==> inputs of run C <==
==> flow/design.v (excerpt) <==
module conv_mac_unit (
	input wire aclk,
	input wire aresetn,
	input wire aclken,
	input wire[1:0] calfmt,
	input wire[8*16-1:0] mac_in_ftm,
	input wire[8*16-1:0] mac_in_wgt,
	input wire mac_in_ftm_masked,
	input wire[1:0] mac_in_info_along,
	input wire mac_in_valid,
	output wire[7:0] mac_out_exp,
	output wire[39:0] mac_out_frac,
	output wire[1:0] mac_out_info_along,
	output wire mac_out_valid
);
Settings: LEC_CHECK=0, CAP_MARGIN=30, CORE_MARGIN=2, CORE_UTILIZATION=72, CTS_CLUSTER_SIZE=71, GPL_ROUTABILITY_DRIVEN=1, PLACE_DENSITY_LB_ADDON=0.06, SETUP_SLACK_MARGIN=1.65, SLEW_MARGIN=10; clock period 5.54 ns.
run.sh (not shown) runs the stock make flow with config.mk's settings and CLKGATE_MAP_FILE=.
==> inputs of run E, as changes to run C <==
==> flow/config.mk (replaced) <==
export PLATFORM = sky130hd
export DESIGN_NAME = conv_mac_unit
export DESIGN_NICKNAME = conv_mac_unit
export VERILOG_FILES = /design/flow/design.v
export SDC_FILE = /design/flow/constraint.sdc
export NUM_CORES = 4
export LEC_CHECK = 0
export CAP_MARGIN = 40
export CORE_MARGIN = 2
export CORE_UTILIZATION = 72
export CTS_CLUSTER_SIZE = 25
export HOLD_SLACK_MARGIN = -0.09
export MAX_ROUTING_LAYER = met4
export SETUP_SLACK_MARGIN = 0.51
export SLEW_MARGIN = 10
export TNS_END_PERCENT = 60
==> flow/constraint.sdc (replaced) <==
create_clock -name core_clock -period 3.88 [get_ports {aclk}]
set_input_delay 0.7760 -clock core_clock [delete_from_list [all_inputs] [get_ports {aclk}]]
set_output_delay 0.7760 -clock core_clock [all_outputs]
set_load 0.01 [all_outputs]
==> inputs of run M, as changes to run C <==
==> flow/config.mk (replaced) <==
export PLATFORM = sky130hd
export DESIGN_NAME = conv_mac_unit
export DESIGN_NICKNAME = conv_mac_unit
export VERILOG_FILES = /design/flow/design.v
export SDC_FILE = /design/flow/constraint.sdc
export NUM_CORES = 4
export LEC_CHECK = 0
export CAP_MARGIN = 20
export CORE_MARGIN = 2
export CORE_UTILIZATION = 23
export SLEW_MARGIN = 20
==> flow/constraint.sdc (replaced) <==
create_clock -name core_clock -period 10.7 [get_ports {aclk}]
set_input_delay 2.1400 -clock core_clock [delete_from_list [all_inputs] [get_ports {aclk}]]
set_output_delay 2.1400 -clock core_clock [all_outputs]
set_load 0.01 [all_outputs]
==> run_results.csv <==
group,metric,value,unit
setup_path,cp-end-kind,"flop",
setup_path,startpoint_type,"flop",
final_timing,hold_ws,220.5,ps
placement,dp_hpwl,339.8,mm
clocking,cts_hold_buf,0,
final_timing,setup_viol,136,
routing,route.detailed.drc,0,
power_and_ir_drop,p_seq_frac,0.127,
outcome,status,"failed layout checks",
outcome,failed_checks,"negative setup slack",
final_timing,tns,-66640,ps
grt,grt_pass1_wl,699.2,mm
final_timing,fin_ws,-1009,ps
cells_and_area,fillers,11510,
The numbers above come from run C.

==> run_results.csv <==
group,metric,value,unit
outcome,error,"[ERROR GRT-0232] Routing congestion too high. Check the congestion heatmap in the GUI.",
outcome,status,"stopped before the end",
placement,dp_hpwl,381.6,mm
placement,port_buffers,311,
outcome,haltStage,"global routing (5_1_grt)",
clocking,numCtsBuffers,158,
clocking,cts_hold_buf,1,
logic_synthesis,yosys_area,156400,um^2
The numbers above come from run E.

==> run_results.csv <==
group,metric,value,unit
final_timing,setup_viol,0,
setup_path,cp-end-kind,"primary output",
routing,route.detailed.drc,0,
logic_synthesis,synthMuxAreaShare,0.01709,
cells_and_area,fillers,71700,
placement,dp_hpwl,358.1,mm
grt,grt_pass1_wl,692.8,mm
power_and_ir_drop,p_seq_frac,0.184,
clocking,cts_hold_buf,0,
outcome,status,"complete, no violations",
The numbers above come from run M.



==> wip/sierra <==
conv_mac_unit again, from the RTL that the note above started with.
clock: 7.0 ns
lec_check: 0
cap_margin: 5
core_margin: 2
core_utilization: 40
cts_cluster_size: 33
gpl_timing_driven: 0
hold_slack_margin: 0.01
setup_slack_margin: 0.05
slew_margin: 20
==> inputs of wip/violet, as changes to wip/sierra <==
CAP_MARGIN = 20   (was 5)
CORE_UTILIZATION = 70   (was 40)
CTS_CLUSTER_SIZE = default   (was 33)
GPL_TIMING_DRIVEN = default   (was 0)
HOLD_SLACK_MARGIN = default   (was 0.01)
SETUP_SLACK_MARGIN = -0.32   (was 0.05)
==> flow/constraint.sdc (replaced) <==
create_clock -name core_clock -period 5.49 [get_ports {aclk}]
set_input_delay 1.0980 -clock core_clock [delete_from_list [all_inputs] [get_ports {aclk}]]
set_output_delay 1.0980 -clock core_clock [all_outputs]
set_load 0.01 [all_outputs]
==> impl.org <==
#+TITLE: Synthesis and PnR summary

** GRT
- The number of antenna violations at the first check in global routing came to 44.

** Cells and area
- Final std cell area, no fill :: 0.176 mm²

** Status
- The flow ran to the end and the layout has no timing, DRC or antenna violations.

** Power
- Switching power as a fraction of the total was reported as 0.468.

** Detailed routing
- Across all layers, the routed design uses 120000 vias.

** Setup path
- Crit path largest cell delay :: 0.53 ns
the above is filed under wip/sierra

==> impl.org <==
#+TITLE: Synthesis and PnR summary

** Cells and area
- The final report gives the standard cell area, fillers excluded, as 0.185 mm².

** STA
- Worst setup margin :: -1.13 ns
- Final number of setup-violating endpoints :: 150

** Detailed routing
- Routed vias :: 131000

** Status
- Layout Check Fails :: setup timing
- Result of the run :: failed layout checks
the above is filed under wip/violet



==> v14: inputs <==
Starting RTL as in the previous note.
make LEC_CHECK=0 CAP_MARGIN=20 CORE_ASPECT_RATIO=0.72 CORE_MARGIN=2 CORE_UTILIZATION=72 CTS_CLUSTER_DIAMETER=396 CTS_CLUSTER_SIZE=97 PLACE_DENSITY=0.39 SETUP_SLACK_MARGIN=0.95 SLEW_MARGIN=20 finish   # period 5.13 ns
==> v24: changes against v14 <==
--- a/flow/config.mk
+++ b/flow/config.mk
@@ -8,9 +8,6 @@
 export CAP_MARGIN = 20
-export CORE_ASPECT_RATIO = 0.72
 export CORE_MARGIN = 2
 export CORE_UTILIZATION = 72
-export CTS_CLUSTER_DIAMETER = 396
-export CTS_CLUSTER_SIZE = 97
-export PLACE_DENSITY = 0.39
-export SETUP_SLACK_MARGIN = 0.95
+export CTS_CLUSTER_DIAMETER = 397
+export PLACE_DENSITY = 0.42
 export SLEW_MARGIN = 20
==> flow/constraint.sdc (replaced) <==
create_clock -name core_clock -period 6.0 [get_ports {aclk}]
set_input_delay 1.2000 -clock core_clock [delete_from_list [all_inputs] [get_ports {aclk}]]
set_output_delay 1.2000 -clock core_clock [all_outputs]
set_load 0.01 [all_outputs]
==> notes.md <==
Main metrics from the flow reports.

The flow did not finish. According to the logs, the last stage reached was 5_1_grt. The placeable core area came out at 216400 um^2. The detailed placer's ending HPWL came out at 392000 um. The die outline area is 221000 um^2. The number of post-CTS setup repair buffers came out at 320. The placed cell count came out at 20280.

The placement row count is 145. The number of cells upsized or downsized after cts came out at 1162.
(the above is from v14)
==> notes.md <==
Results of the implementation run.

The placeable core area came out at 216500 um^2. Failing layout checks were recorded as setup timing. The die outline area came out at 221000 um^2. Setup slack on the critical path of the routed design comes to -0.6614 ns. The number of post-CTS setup repair buffers came out at 174. Once the clock tree was built, the resizer swapped 451 gates to a different size. The count of final setup violators came out at 83.

The placement row count came out at 171. In the placement report, post-DP HPWL is listed as 357100 um. The flow ran to the end, but the layout failed its checks.

The switching portion of total power came out at 47.02%.
(the above is from v24)
Power figures rest on the tool's default switching activity, not on a simulated workload.
